// cpu_core
module cpu_core(
    input clk,
    input rst,
	 output [5:0] pc_out,
	 input [15:0] instr_out,
	 input [15:0] mem_Data_in,
	 output mem_wr,
	 output mem_rd,
	 output [15:0] reg_Data_2,
	 output [5:0] data_mem_address
    );
For scale: about 3600 cells after synthesis, ~260 flip-flops, ~64 I/O pins, ~23000 um^2 of cells after synthesis.
Settings: LEC_CHECK=0, ABC_AREA=1, CAP_MARGIN=20, CORE_MARGIN=2, CORE_UTILIZATION=69, CTS_CLUSTER_SIZE=99, PLACE_DENSITY=0.37, SLEW_MARGIN=20, TNS_END_PERCENT=10; clock period 9.14 ns.
run.sh (not shown) runs the stock make flow with config.mk's settings and CLKGATE_MAP_FILE=.
The starting point produced a layout that fails on setup timing.
Then changed:
ABC_AREA = default   (was 1)
CORE_UTILIZATION = 64   (was 69)
CTS_CLUSTER_SIZE = default   (was 99)
PLACE_DENSITY = default   (was 0.37)
SETUP_SLACK_MARGIN = 2.12   (was default)
TNS_END_PERCENT = default   (was 10)
clock period = 8.03 ns   (was 9.14 ns; I/O delays follow)
What happened:
- With this change the flow never finished: it broke off in global routing
- synthesized cell count went down by 27%
- synthesized area fell by 1.4%
- die area goes up by 6.2%
Then changed:
CORE_UTILIZATION = 67   (was 64)
CTS_CLUSTER_DIAMETER = 30   (was default)
MAX_ROUTING_LAYER = met4   (was default)
SETUP_SLACK_MARGIN = 0.23   (was 2.12)
clock period = 7.07 ns   (was 8.03 ns; I/O delays follow)
Outcome: The changed run stopped in global routing, error GRT-0116. Die size decreases by 4.4%. Area after synthesis stays the same. Synthesized cell count does not change.

* * *

Setup of willow:
cpu_core again, from the RTL that the note above started with.
==> flow/design.v (excerpt) <==
module cpu_core(
    input clk,
    input rst,
	 output [5:0] pc_out,
	 input [15:0] instr_out,
	 input [15:0] mem_Data_in,
	 output mem_wr,
	 output mem_rd,
	 output [15:0] reg_Data_2,
	 output [5:0] data_mem_address
    );
clock: 11.1 ns
lec_check: 0
abc_area: 1
cap_margin: 35
cell_pad_in_sites_detail_placement: 0
cell_pad_in_sites_global_placement: 1
core_margin: 5
core_utilization: 66
cts_cluster_size: 54
min_routing_layer: met2
setup_slack_margin: -0.15
slew_margin: 20
tns_end_percent: 60
Run status, willow: aborted in global placement without I/O, error GPL-0301
--- input diff willow..maple ---
==> flow/config.mk <==
export PLATFORM = sky130hd
export DESIGN_NAME = cpu_core
export DESIGN_NICKNAME = cpu_core
export VERILOG_FILES = /design/flow/design.v
export SDC_FILE = /design/flow/constraint.sdc
export NUM_CORES = 4
export LEC_CHECK = 0
export CAP_MARGIN = 20
export CORE_MARGIN = 2
export CORE_UTILIZATION = 70
export CTS_CLUSTER_DIAMETER = 141
export SETUP_SLACK_MARGIN = -0.56
export SLEW_MARGIN = 20
export TNS_END_PERCENT = 5
==> flow/constraint.sdc <==
create_clock -name core_clock -period 7.83 [get_ports {clk}]
set_input_delay 1.5660 -clock core_clock [delete_from_list [all_inputs] [get_ports {clk}]]
set_output_delay 1.5660 -clock core_clock [all_outputs]
set_load 0.01 [all_outputs]
==> results <==
- maple: flow complete, layout not clean; failing: negative setup slack
- The cell count after synthesis in maple is 0.73 times that in willow.
- As far as fraction of registers with async set/reset goes, willow and maple are indistinguishable; the numbers are identical.
- Cmp maple vs willow: simple-gate share of the synthesized area lower in maple
Changes in amber relative to maple:
--- a/flow/config.mk
+++ b/flow/config.mk
@@ -9,6 +9,6 @@
 export CORE_MARGIN = 2
-export CORE_UTILIZATION = 70
-export CTS_CLUSTER_DIAMETER = 141
-export SETUP_SLACK_MARGIN = -0.56
+export CORE_UTILIZATION = 67
+export CTS_CLUSTER_DIAMETER = 29
+export MAX_ROUTING_LAYER = met4
+export SETUP_SLACK_MARGIN = 0.23
 export SLEW_MARGIN = 20
-export TNS_END_PERCENT = 5
==> flow/constraint.sdc <==
create_clock -name core_clock -period 7.07 [get_ports {clk}]
set_input_delay 1.4140 -clock core_clock [delete_from_list [all_inputs] [get_ports {clk}]]
set_output_delay 1.4140 -clock core_clock [all_outputs]
set_load 0.01 [all_outputs]
==> results <==
Status for maple and amber: no clean run. Although it ran to completion, maple produced a layout that fails the final checks because of negative setup slack. Compared with maple, amber shows a post-cts resize count that is 1400% higher. maple -> amber: parity-gate share of the synthesized area counting xor and xnor cells delta 0, exact match. Per the comparison of amber with maple, HPWL after detailed placement went up 5.3%; cell row count has increased. From maple to amber, fraction of the mapped netlist area in adder cells did not move at all. amber against maple; placed cell count is up by a few percent. Worst slack after detailed placement: higher on maple. Lower global placer's final weighted congestion goes to amber over maple. amber vs maple on total CTS buffers: amber is the higher one. Compared with maple, amber shows a total cell area at the placement stage that is about 2.7% higher.
Inputs modified between amber and indigo:
--- a/flow/config.mk
+++ b/flow/config.mk
@@ -9,3 +9,3 @@
 export CORE_MARGIN = 2
-export CORE_UTILIZATION = 67
+export CORE_UTILIZATION = 69
 export CTS_CLUSTER_DIAMETER = 29
## What came out
- In the summary table, indigo is marked failed, with error GRT-0116 raised in global routing.
- amber never completed; the flow aborted with a tool error in global routing.
- Re weighted congestion at the end of routability-driven global placement: amber was higher than indigo.
- On synthesized area, amber and indigo are neck and neck.
- Diff amber -> indigo | floorplan core area | decrease of about 2.8%
- Instance area after placement of amber is on par with indigo.
- Comparing amber against indigo, there is no change at all in depth of the CTS H-tree.
- indigo reports a lower post-CTS setup buffer count than amber does.

* * *

cpu_core again, from the RTL that the note above started with.
Settings: LEC_CHECK=0, CAP_MARGIN=20, CORE_MARGIN=2, CORE_UTILIZATION=65, SETUP_SLACK_MARGIN=-0.56, SLEW_MARGIN=20; clock period 8.67 ns.
The baseline finished but fails on setup timing.
Change:
--- a/flow/config.mk
+++ b/flow/config.mk
@@ -11 +11 @@
-export SETUP_SLACK_MARGIN = -0.56
+export SETUP_SLACK_MARGIN = 0.23
==> flow/constraint.sdc (replaced) <==
create_clock -name core_clock -period 7.07 [get_ports {clk}]
set_input_delay 1.4140 -clock core_clock [delete_from_list [all_inputs] [get_ports {clk}]]
set_output_delay 1.4140 -clock core_clock [all_outputs]
set_load 0.01 [all_outputs]
- This time the run died in 5_1_grt (GRT-0232)
- synthesized area does not change
- die area is unchanged
- synthesized cell count stays the same
Change:
--- a/flow/config.mk
+++ b/flow/config.mk
@@ -10,2 +10,4 @@
-export CORE_UTILIZATION = 65
-export SETUP_SLACK_MARGIN = 0.23
+export CORE_UTILIZATION = 40
+export GPL_TIMING_DRIVEN = 0
+export HOLD_SLACK_MARGIN = 0.05
+export PLACE_DENSITY_LB_ADDON = 0.08
==> flow/constraint.sdc (replaced) <==
create_clock -name core_clock -period 11.0 [get_ports {clk}]
set_input_delay 2.2000 -clock core_clock [delete_from_list [all_inputs] [get_ports {clk}]]
set_output_delay 2.2000 -clock core_clock [all_outputs]
set_load 0.01 [all_outputs]
After rerunning:
- With this change the flow finished with setup timing left
- synthesized area is unchanged
- die size came out higher by 61%
- synthesized cell count is unchanged

* * *

cpu_core again, from the RTL that the note above started with.
Settings: LEC_CHECK=0, ABC_AREA=1, CAP_MARGIN=20, CORE_ASPECT_RATIO=0.5, CORE_MARGIN=2, CORE_UTILIZATION=64, CTS_CLUSTER_DIAMETER=372, CTS_CLUSTER_SIZE=99, PLACE_DENSITY=0.38, SETUP_SLACK_MARGIN=1.23, SLEW_MARGIN=20; clock period 6.43 ns.
The starting point ended with an error in global routing, error GRT-0116.
Next try:
==> flow/config.mk (replaced) <==
export PLATFORM = sky130hd
export DESIGN_NAME = cpu_core
export DESIGN_NICKNAME = cpu_core
export VERILOG_FILES = /design/flow/design.v
export SDC_FILE = /design/flow/constraint.sdc
export NUM_CORES = 4
export LEC_CHECK = 0
export CAP_MARGIN = 20
export CORE_MARGIN = 2
export CORE_UTILIZATION = 40
export SLEW_MARGIN = 20
==> flow/constraint.sdc (replaced) <==
create_clock -name core_clock -period 10.9 [get_ports {clk}]
set_input_delay 2.1800 -clock core_clock [delete_from_list [all_inputs] [get_ports {clk}]]
set_output_delay 2.1800 -clock core_clock [all_outputs]
set_load 0.01 [all_outputs]
- The changed run finished clean
- die area climbs by well over a third
- synthesized area drops slightly
- synthesized cell count is lower by a quarter to a third
Next try:
--- a/flow/config.mk
+++ b/flow/config.mk
@@ -8,4 +8,4 @@
 export CAP_MARGIN = 20
 export CORE_MARGIN = 2
-export CORE_UTILIZATION = 40
+export CORE_UTILIZATION = 26
 export SLEW_MARGIN = 20
Outcome:
- routed wire length came out lower by 3.2%
- synthesized cell count does not change
- synthesized area stays the same
- sequential share of layout area came out lower by 0.30 points
- power went down by 1.3%
- final cell count rose by 11%
- critical path depth rose by 2
- global-route usage drops by 14 points
- non-clock buffer count fell by 9
- count of clock-buffer cells in the layout grows by 4
Next try:
--- a/flow/config.mk
+++ b/flow/config.mk
@@ -8,4 +8,6 @@
 export CAP_MARGIN = 20
 export CORE_MARGIN = 2
-export CORE_UTILIZATION = 26
+export CORE_UTILIZATION = 68
+export CTS_CLUSTER_DIAMETER = 29
+export SETUP_SLACK_MARGIN = -0.55
 export SLEW_MARGIN = 20
==> flow/constraint.sdc (replaced) <==
create_clock -name core_clock -period 7.47 [get_ports {clk}]
set_input_delay 1.4940 -clock core_clock [delete_from_list [all_inputs] [get_ports {clk}]]
set_output_delay 1.4940 -clock core_clock [all_outputs]
set_load 0.01 [all_outputs]
Effect: The new run aborted during global routing with GRT-0232. Synthesized area does not change. Die area came out lower by well over a third. Synthesized cell count does not change.

* * *

== job 4513 ==
Starting RTL as in the previous note.
export LEC_CHECK = 0
export CAP_MARGIN = 35
export CELL_PAD_IN_SITES_DETAIL_PLACEMENT = 0
export CELL_PAD_IN_SITES_GLOBAL_PLACEMENT = 1
export CORE_MARGIN = 5
export CORE_UTILIZATION = 66
export MIN_ROUTING_LAYER = met2
export SETUP_SLACK_MARGIN = -0.15
export SLEW_MARGIN = 20
export TNS_END_PERCENT = 60
create_clock -name core_clock -period 11.1 [get_ports {clk}]
Job 4513: it failed with a tool error in 5_1_grt, so there are no final results.
The following lists how job 3653 was set up differently from job 4513:
- changing CAP_MARGIN from 35 to 20
- removing SETUP_SLACK_MARGIN (formerly -0.15)
- removing TNS_END_PERCENT (formerly 60)
- removing CELL_PAD_IN_SITES_DETAIL_PLACEMENT (formerly 0)
- changing CORE_UTILIZATION from 66 to 9
- removing CELL_PAD_IN_SITES_GLOBAL_PLACEMENT (formerly 1)
- removing MIN_ROUTING_LAYER (formerly met2)
- changing CORE_MARGIN from 5 to 2
- changing the clock period (ns, I/O delays scaled along) from 11.1 to 16.8
## What came out
Diff job 3653..job 4513 | maximum count of clock buffers along a single path | unchanged. Reported for job 3653 and job 4513, count of mapped cells out of synthesis turned out identical to the last digit. Job 3653 vs job 4513: total clock buffers created by CTS up by more than 10%. Job 3653: effective utilization at floorplan is 58 points lower than what job 4513 reported. Sum of net half-perimeters after detailed placement in job 3653 is 18000 µm higher than in job 4513. Compared to job 4513, job 3653 has die area about 600% higher. The remaining runs in job 4513 and job 3653 completed every stage, whereas job 4513 halted early. Seen in the log of job 4513: GRT-0116 during 5_1_grt, after which the run never completed. As of job 3653, width of the die had risen by more than 100% compared to job 4513.
## Diff of input files: job 1516 against job 3653
- ABC_AREA newly set to 1
- CORE_UTILIZATION changed from 9 to 59
- the clock period (ns, I/O delays scaled along) changed from 16.8 to 6.77
--- outcome ---
Tool error GRT-0232 stopped job 1516 during 5_1_grt; no final results.
Die span in y in job 1516 vs job 3653: down about 60%
NOTE: xor and xnor area share after synthesis in job 1516 falls short of that of job 3653
Summary of the comparison: instance count of the mapped netlist is higher in job 1516, relative to job 3653.
Job 1516: die area 84% below job 3653
Cell area after synthesis for job 1516 is higher than for job 3653.
Instance area after placement (job 1516 vs. job 3653) increases by a few percent
Modified inputs, job 6049 compared to job 1516
- MAX_ROUTING_LAYER now met4, previously not set
- SETUP_SLACK_MARGIN now 0.23, previously not set
- ABC_AREA no longer set, was 1
- CTS_CLUSTER_DIAMETER now 29, previously not set
- CORE_UTILIZATION now 68, was 59
- the clock period (ns, I/O delays scaled along) now 7.07, was 6.77
### Flow results
Flow for job 6049 halted at 5_1_grt, error code GRT-0116.
Summary: with job 1516 as the reference, number of buffers inserted during clock tree synthesis in job 6049 moved up by more than half.
Comparing floorplan core density for job 1516 and job 6049, the bigger number came from job 6049.
Job 6049: simple-gate share of the synthesized area 25 points below job 1516
No activity file was given, so power comes from the tool's default toggle rates.
